## CONV
module  CONV(
	input				clk,
	input				reset,
	output logic		busy,	
	input				ready,	
	output logic [13:0]	iaddr,
	input  		 [7:0]	idata,	
	output logic		ioe,
	output logic		wen_L0,
	output logic		oe_L0,
	output logic [13:0]	addr_L0,
	output logic [11:0] w_data_L0,
	input  		 [11:0] r_data_L0,
	output logic 		wen_L1,
	output logic		oe_L1,
	output logic [11:0]	addr_L1,
	output logic [11:0]	w_data_L1,
	input  		 [11:0]	r_data_L1,
	output logic		oe_weight,
	output logic [15:0]	addr_weight,
	input  logic signed  [7:0]  r_data_weight,
	output logic		wen_L2,
	output logic [3:0]	addr_L2,
	output logic [31:0]	w_data_L2
	);
Size: ~4100 cells after synthesis, roughly 36000 µm² of cells after synthesis.
==> flow/config.mk <==
export PLATFORM = sky130hd
export DESIGN_NAME = CONV
export DESIGN_NICKNAME = CONV
export VERILOG_FILES = /design/flow/design.v
export SDC_FILE = /design/flow/constraint.sdc
export NUM_CORES = 4
export LEC_CHECK = 0
export CAP_MARGIN = 20
export CORE_MARGIN = 2
export CORE_UTILIZATION = 55
export CTS_CLUSTER_SIZE = 96
export SLEW_MARGIN = 20
==> flow/constraint.sdc <==
create_clock -name core_clock -period 10.6 [get_ports {clk}]
set_input_delay 2.1200 -clock core_clock [delete_from_list [all_inputs] [get_ports {clk}]]
set_output_delay 2.1200 -clock core_clock [all_outputs]
set_load 0.01 [all_outputs]
run.sh (not shown) runs the stock make flow with config.mk's settings and CLKGATE_MAP_FILE=.
The first run finished with negative setup slack left.
Next try:
- ABC_AREA: not set -> 1
- CORE_UTILIZATION: 55 -> 71
- CTS_CLUSTER_SIZE: 96 -> 40
- MAX_ROUTING_LAYER: not set -> met4
- SETUP_SLACK_MARGIN: not set -> -0.22
- clock period: 10.6 -> 9.54 ns (I/O delays scaled with it)
Result: The new run died in global routing on GRT-0232; area after synthesis grows by 4.0%; synthesized cell count grows by 21%; die size shrinks by 19%.
Next try:
- ABC_AREA: 1 -> not set
- CORE_UTILIZATION: 71 -> 66
- CTS_CLUSTER_SIZE: 40 -> not set
- HOLD_SLACK_MARGIN: not set -> -0.08
- SETUP_SLACK_MARGIN: -0.22 -> not set
- clock period: 9.54 -> 9.18 ns (I/O delays scaled with it)
With this change the flow ran to the end with violations: negative setup slack.
Die size goes up by 3.4%.
Area after synthesis goes down by 3.9%.
Synthesized cell count goes down by 17%.
Next try:
- CORE_UTILIZATION: 66 -> 40
- HOLD_SLACK_MARGIN: -0.08 -> not set
- MAX_ROUTING_LAYER: met4 -> not set
- SETUP_SLACK_MARGIN: not set -> -0.28
- clock period: 9.18 -> 12.4 ns (I/O delays scaled with it)
The new run went through all stages and came out clean.
Via count falls by roughly a tenth.
Utilization falls by 37 points.
Wire length falls by roughly a tenth.
Cell area falls by roughly a tenth.
Global-route usage falls by 21 points.
Critical path depth falls by 2.
Worst hold slack degrades by 0.0081 ns.
Die area rises by well over a third.
Final cell count rises slightly.
Flip-flop count is unchanged.
Next try:
- ABC_AREA: not set -> 1
- CORE_ASPECT_RATIO: not set -> 1.01
- CORE_UTILIZATION: 40 -> 21
- CTS_CLUSTER_SIZE: not set -> 54
- GPL_TIMING_DRIVEN: not set -> 0
- MAX_ROUTING_LAYER: not set -> met4
- PLACE_DENSITY_LB_ADDON: not set -> 0.03
- SETUP_SLACK_MARGIN: -0.28 -> not set
- TNS_END_PERCENT: not set -> 100
- clock period: 12.4 -> 7.14 ns (I/O delays scaled with it)
The changed run finished but fails on negative setup slack. Critical path depth goes up by 42. Non-clock buffer count is higher by 289. Clock-buffer cell count grows by 9. Via count grows by about 14%.
Next try:
- ABC_AREA: 1 -> not set
- CAP_MARGIN: 20 -> 5
- CORE_ASPECT_RATIO: 1.01 -> not set
- CORE_UTILIZATION: 21 -> 72
- CTS_CLUSTER_DIAMETER: not set -> 28
- CTS_CLUSTER_SIZE: 54 -> 35
- GPL_TIMING_DRIVEN: 0 -> not set
- PLACE_DENSITY_LB_ADDON: 0.03 -> not set
- SETUP_SLACK_MARGIN: not set -> 3.03
- TNS_END_PERCENT: 100 -> not set
- clock period: 7.14 -> 10.8 ns (I/O delays scaled with it)
What happened:
- The new run ended with an error in global routing
- area after synthesis falls by 3.9%
- die size falls by 71%
- synthesized cell count falls by 17%

========
## P
Starting RTL as in the previous note.
## CONV
module  CONV(
	input				clk,
	input				reset,
	output logic		busy,	
	input				ready,	
	output logic [13:0]	iaddr,
	input  		 [7:0]	idata,	
	output logic		ioe,
	output logic		wen_L0,
	output logic		oe_L0,
	output logic [13:0]	addr_L0,
	output logic [11:0] w_data_L0,
	input  		 [11:0] r_data_L0,
	output logic 		wen_L1,
	output logic		oe_L1,
	output logic [11:0]	addr_L1,
	output logic [11:0]	w_data_L1,
	input  		 [11:0]	r_data_L1,
	output logic		oe_weight,
	output logic [15:0]	addr_weight,
	input  logic signed  [7:0]  r_data_weight,
	output logic		wen_L2,
	output logic [3:0]	addr_L2,
	output logic [31:0]	w_data_L2
	);
Settings: LEC_CHECK=0, CAP_MARGIN=20, CORE_MARGIN=2, CORE_UTILIZATION=71, CTS_CLUSTER_DIAMETER=29, CTS_CLUSTER_SIZE=34, MAX_ROUTING_LAYER=met4, SETUP_SLACK_MARGIN=2.6, SLEW_MARGIN=20; clock period 9.54 ns.
No final results exist for P, since it was stopped by error GRT-0116 during 5_1_grt.
Here is what was changed in the inputs of Q compared with P.
# P
export LEC_CHECK = 0
export CAP_MARGIN = 20
export CORE_MARGIN = 2
export CORE_UTILIZATION = 71
export CTS_CLUSTER_DIAMETER = 29
export CTS_CLUSTER_SIZE = 34
export MAX_ROUTING_LAYER = met4
export SETUP_SLACK_MARGIN = 2.6
export SLEW_MARGIN = 20
create_clock -name core_clock -period 9.54 [get_ports {clk}]
# Q
export LEC_CHECK = 0
export ABC_AREA = 1
export CAP_MARGIN = 20
export CORE_ASPECT_RATIO = 0.92
export CORE_MARGIN = 2
export CORE_UTILIZATION = 39
export CTS_CLUSTER_DIAMETER = 24
export CTS_CLUSTER_SIZE = 45
export MAX_ROUTING_LAYER = met4
export MIN_ROUTING_LAYER = met1
export SLEW_MARGIN = 5
create_clock -name core_clock -period 5.32 [get_ports {clk}]
Findings:
Q: complete, dirty (setup timing)
Per the comparison of Q with P, area share of xor/xnor cells in the synthesized design -1.9 points, die height +about 30%, worst slack after detailed placement -3400 ps.
From P to Q the numbers moved as follows: cell area after placement now larger; area enclosed by the die boundary increased by 88% relative to the old numbers; number of standard cells after synthesis increased by 855 relative to the old numbers; total number of H-tree levels now sits higher.
Q vs P, Yosys chip area went up by 4.0%.
In Q, number of distinct library cells after synthesis is lower than in P.
NOTE estimated wirelength of the detail-placed design P->Q increased slightly
NOTE cell area after synthesis P->Q increased by a few percent
Changes in R relative to Q:
# Q
export LEC_CHECK = 0
export ABC_AREA = 1
export CAP_MARGIN = 20
export CORE_ASPECT_RATIO = 0.92
export CORE_MARGIN = 2
export CORE_UTILIZATION = 39
export CTS_CLUSTER_DIAMETER = 24
export CTS_CLUSTER_SIZE = 45
export MAX_ROUTING_LAYER = met4
export MIN_ROUTING_LAYER = met1
export SLEW_MARGIN = 5
create_clock -name core_clock -period 5.32 [get_ports {clk}]
# R
export LEC_CHECK = 0
export CAP_MARGIN = 5
export CORE_MARGIN = 2
export CORE_UTILIZATION = 71
export CTS_CLUSTER_DIAMETER = 353
export CTS_CLUSTER_SIZE = 39
export MAX_ROUTING_LAYER = met4
export MIN_ROUTING_LAYER = met1
export PLACE_DENSITY = 0.66
export SLEW_MARGIN = 40
export TNS_END_PERCENT = 50
create_clock -name core_clock -period 9.58 [get_ports {clk}]
Results
Of R and Q, R shows the higher weighted congestion reported at the end of routability-driven placement, with Q below it.
In R, share of cell area taken by muxes after synthesis is higher than in Q.
R vs Q — xor-xnor portion of the synthesized cell area rose 1.9 points.
Summary of R over Q: initial core utilization increased by 33 points relative to the old numbers; compound-gate portion of the synthesized area increased by 3.8 points relative to the old numbers; total of buffers placed on input and output ports closely matched the old numbers; number of rows created at floorplan decreased by about 25% relative to the old numbers.
Between R and Q, it is R whose synthesized area is lower, by about 4%.
Compared with Q, R shows a lower post-synth area from yosys stat.
R: aborted in 5_1_grt (tool error)

========
run 1:
Starting RTL as in the previous note.
Design CONV, start of the top module:
module  CONV(
	input				clk,
	input				reset,
	output logic		busy,	
	input				ready,	
	output logic [13:0]	iaddr,
	input  		 [7:0]	idata,	
	output logic		ioe,
	output logic		wen_L0,
	output logic		oe_L0,
	output logic [13:0]	addr_L0,
	output logic [11:0] w_data_L0,
	input  		 [11:0] r_data_L0,
	output logic 		wen_L1,
	output logic		oe_L1,
	output logic [11:0]	addr_L1,
	output logic [11:0]	w_data_L1,
	input  		 [11:0]	r_data_L1,
	output logic		oe_weight,
	output logic [15:0]	addr_weight,
	input  logic signed  [7:0]  r_data_weight,
	output logic		wen_L2,
	output logic [3:0]	addr_L2,
	output logic [31:0]	w_data_L2
	);
Settings: LEC_CHECK=0, ABC_AREA=1, CAP_MARGIN=0, CORE_MARGIN=2, CORE_UTILIZATION=72, CTS_CLUSTER_DIAMETER=342, CTS_CLUSTER_SIZE=99, PLACE_DENSITY=0.38, SETUP_SLACK_MARGIN=-0.43, SLEW_MARGIN=20; clock period 6.89 ns.
Status(run 1) = ERROR, stage = global routing (5_1_grt)
> inputs changed (run 1 -> run 2)
- CORE_UTILIZATION changed from 72 to 54
- CAP_MARGIN changed from 0 to 20
- PLACE_DENSITY removed (was 0.38)
- CTS_CLUSTER_DIAMETER removed (was 342)
- SETUP_SLACK_MARGIN removed (was -0.43)
- ABC_AREA removed (was 1)
- CTS_CLUSTER_SIZE removed (was 99)
- the clock period (ns, I/O delays scaled along) changed from 6.89 to 12.4
Changes observed in run 2 relative to run 1: number of setup buffers added after CTS -57, number of buffers created by CTS +39, synthesized cell count -about 17%. Per the final summary, run 2 finished and its layout is clean on timing, DRC and antenna.
> inputs changed (run 2 -> run 3)
- an added CTS_CLUSTER_DIAMETER of 27
- an added PLACE_DENSITY of 0.66
- a change of CORE_UTILIZATION from 54 to 72
- an added CTS_CLUSTER_SIZE of 35
- an added SETUP_SLACK_MARGIN of 3.03
- an added MAX_ROUTING_LAYER of met4
- a change of CAP_MARGIN from 20 to 5
- a change of the clock period (ns, I/O delays scaled along) from 12.4 to 10.8
Notes after the runs:
Post-detailed-placement half-perimeter wirelength, run 2 and run 3: higher on run 3
Run 2 → run 3: number of buffers created by CTS went up; cell area reported after detailed placement climbed about 2%; die area now sits lower; area of the core shows a reduction of about 25%; row count down 13.
Against run 2, run 3 reports a effective utilization at floorplan that is higher.
Run 3: it failed during global routing (5_1_grt), and the tool reported GRT-0232.
Pre-CTS worst setup slack (run 3 over run 2): decrease, 180 ps
Diff run 2..run 3 | adder and majority cell fraction of the synthesized area | unchanged
[inputs] run 4 vs run 3
- SETUP_SLACK_MARGIN: 3.03 -> unset
- CAP_MARGIN: 5 -> 20
- CORE_UTILIZATION: 72 -> 44
- CTS_CLUSTER_DIAMETER: 27 -> unset
- CTS_CLUSTER_SIZE: 35 -> unset
- MAX_ROUTING_LAYER: met4 -> unset
- PLACE_DENSITY: 0.66 -> unset
- the clock period (ns, I/O delays scaled along): 10.8 -> 7.23
[run 4] flow finished | final checks: failed | reasons: negative setup slack. The lower setup slack at placement came out of run 4. Side by side, total CTS buffers turned out lower in run 4 than in run 3. Aoi/oai-family share of the synthesized area came out exactly the same in run 3 and run 4. Run 4 against run 3; overall die height is up by more than a quarter. Effective utilization at floorplan, run 3 and run 4, higher one = run 3.

========
run A:
Starting RTL as in the previous note.
clock: 8.41 ns
lec_check: 0
cap_margin: 15
cell_pad_in_sites_detail_placement: 2
core_margin: 2
core_utilization: 39
cts_cluster_diameter: 24
cts_cluster_size: 39
hold_slack_margin: 0.28
max_routing_layer: met4
min_routing_layer: met1
place_density_lb_addon: 0.28
setup_slack_margin: 1.97
slew_margin: 40
Status: run A FAILED at global routing (5_1_grt) (tool error)
The following lists how run B was set up differently from run A:
- PLACE_DENSITY: unset -> 0.66
- ABC_AREA: unset -> 1
- SETUP_SLACK_MARGIN: 1.97 -> 0.05
- PLACE_DENSITY_LB_ADDON: 0.28 -> unset
- CORE_UTILIZATION: 39 -> 71
- HOLD_SLACK_MARGIN: 0.28 -> unset
- CAP_MARGIN: 15 -> 0
- CTS_CLUSTER_DIAMETER: 24 -> 31
- CELL_PAD_IN_SITES_DETAIL_PLACEMENT: 2 -> unset
- the clock period (ns, I/O delays scaled along): 8.41 -> 9.59
## What came out
- Across run A and run B, no clean finish was achieved.
- Cmp run B vs run A: post-synthesis cell count from yosys higher in run B
- Run A → run B: chip width lost 24%, synthesized cell count picked up an extra 855, adder-cell share of the synthesized area lost 0.82 points, post-synthesis sequential area ratio lost 1.2 points.
Inputs modified between run B and run C:
- removing MAX_ROUTING_LAYER (formerly met4)
- changing SLEW_MARGIN from 40 to 20
- changing CORE_UTILIZATION from 71 to 8
- removing MIN_ROUTING_LAYER (formerly met1)
- removing CTS_CLUSTER_SIZE (formerly 39)
- changing CAP_MARGIN from 0 to 20
- removing ABC_AREA (formerly 1)
- removing CTS_CLUSTER_DIAMETER (formerly 31)
- removing SETUP_SLACK_MARGIN (formerly 0.05)
- removing PLACE_DENSITY (formerly 0.66)
- changing the clock period (ns, I/O delays scaled along) from 9.59 to 15.0
[summary]
No stage failed in run C, and the final checks on the layout all came back clean.
Run B has a higher depth of the CTS H-tree than run C.
Between run C and run B, it is run C whose post-synthesis chip area from yosys is lower, by 1500 um^2.
The run showing the greater cell count in the Yosys report is run B.
Of run B and run C, the higher instance count after placement with tap cells included belongs to run C.
#### Input delta (run D over run C)
- MAX_ROUTING_LAYER now met4, previously not set
- CTS_CLUSTER_SIZE now 36, previously not set
- CORE_UTILIZATION now 70, was 8
- SETUP_SLACK_MARGIN now 2.39, previously not set
- the clock period (ns, I/O delays scaled along) now 9.54, was 15.0
### Flow results
- Run status, run D: aborted in global routing (5_1_grt), error GRT-0232
- Compared with run C, run D shows a lower row count.
- Post-CTS setup buffer count for run D: 38 up relative to run C
- Comparing run C against run D, there is no change at all in XOR/XNOR share of the synthesized area.
- Compared run D against run C; area fraction in mux cells within noise.

========
Setup of orange:
Starting RTL as in the previous note.
make LEC_CHECK=0 ABC_AREA=0 CAP_MARGIN=0 CORE_ASPECT_RATIO=1.9 CORE_MARGIN=2 CORE_UTILIZATION=49 CTS_CLUSTER_SIZE=24 GPL_TIMING_DRIVEN=0 HOLD_SLACK_MARGIN=0.22 PLACE_DENSITY_LB_ADDON=0.26 SETUP_SLACK_MARGIN=3.31 SLEW_MARGIN=20 TNS_END_PERCENT=40 finish   # period 18.9 ns
Changes in blue relative to orange:
Settings: a deleted CORE_ASPECT_RATIO that had been 1.9; a change of CAP_MARGIN from 0 to 20; a deleted GPL_TIMING_DRIVEN that had been 0; a deleted ABC_AREA that had been 0; a change of CORE_UTILIZATION from 49 to 40; a deleted HOLD_SLACK_MARGIN that had been 0.22; a deleted CTS_CLUSTER_SIZE that had been 24; a deleted PLACE_DENSITY_LB_ADDON that had been 0.26; a deleted TNS_END_PERCENT that had been 40; a deleted SETUP_SLACK_MARGIN that had been 3.31; a change of the clock period (ns, I/O delays scaled along) from 18.9 to 12.4.
Notes after the runs:
blue: no failed stages, no open violations at the end. blue vs orange, length in cells of the worst reg-to-reg path went down by 8. blue vs. orange: number of standard cells in the final layout excluding fillers moved up, count of different cell masters after synthesis held steady, worst stage delay on the critical path went down, total non-filler cell area in the finished layout increased 280 µm².

========
== 06-23 ==
Starting RTL as in the previous note.
make LEC_CHECK=0 ABC_AREA=1 CAP_MARGIN=5 CELL_PAD_IN_SITES_DETAIL_PLACEMENT=1 CELL_PAD_IN_SITES_GLOBAL_PLACEMENT=1 CORE_ASPECT_RATIO=0.54 CORE_MARGIN=3 CORE_UTILIZATION=51 CTS_CLUSTER_SIZE=88 GPL_ROUTABILITY_DRIVEN=1 GPL_TIMING_DRIVEN=0 HOLD_SLACK_MARGIN=0.04 MIN_ROUTING_LAYER=met1 PLACE_DENSITY_LB_ADDON=0.16 SLEW_MARGIN=20 finish   # period 13.0 ns
## Diff of input files: 12-06 against 06-23
Settings: removing PLACE_DENSITY_LB_ADDON (formerly 0.16); changing CAP_MARGIN from 5 to 20; changing MIN_ROUTING_LAYER from met1 to met2; removing ABC_AREA (formerly 1); removing HOLD_SLACK_MARGIN (formerly 0.04).
For 12-06, the flow was terminated by a tool error in 5_1_grt and produced no final design. Standard cell area after detailed placement for 12-06: 1400 sq um down relative to 06-23. Per the comparison of 12-06 with 06-23, half-perimeter wire length after placement lost 7.7%, synthesized cell count lost 17%, fraction of the core area occupied by cells at floorplan lost 0.28 points, area of the synthesized netlist per yosys stat lost about 4%, total placed cells including tap cells lost 858. Worst setup timing slack at the placement stage (12-06 over 06-23): decrease, 2.86 ns. Fraction of synthesized cell area in xor and xnor cells sits higher in 12-06 than in 06-23. Across both runs, overall die height was lower for 12-06 than for 06-23.
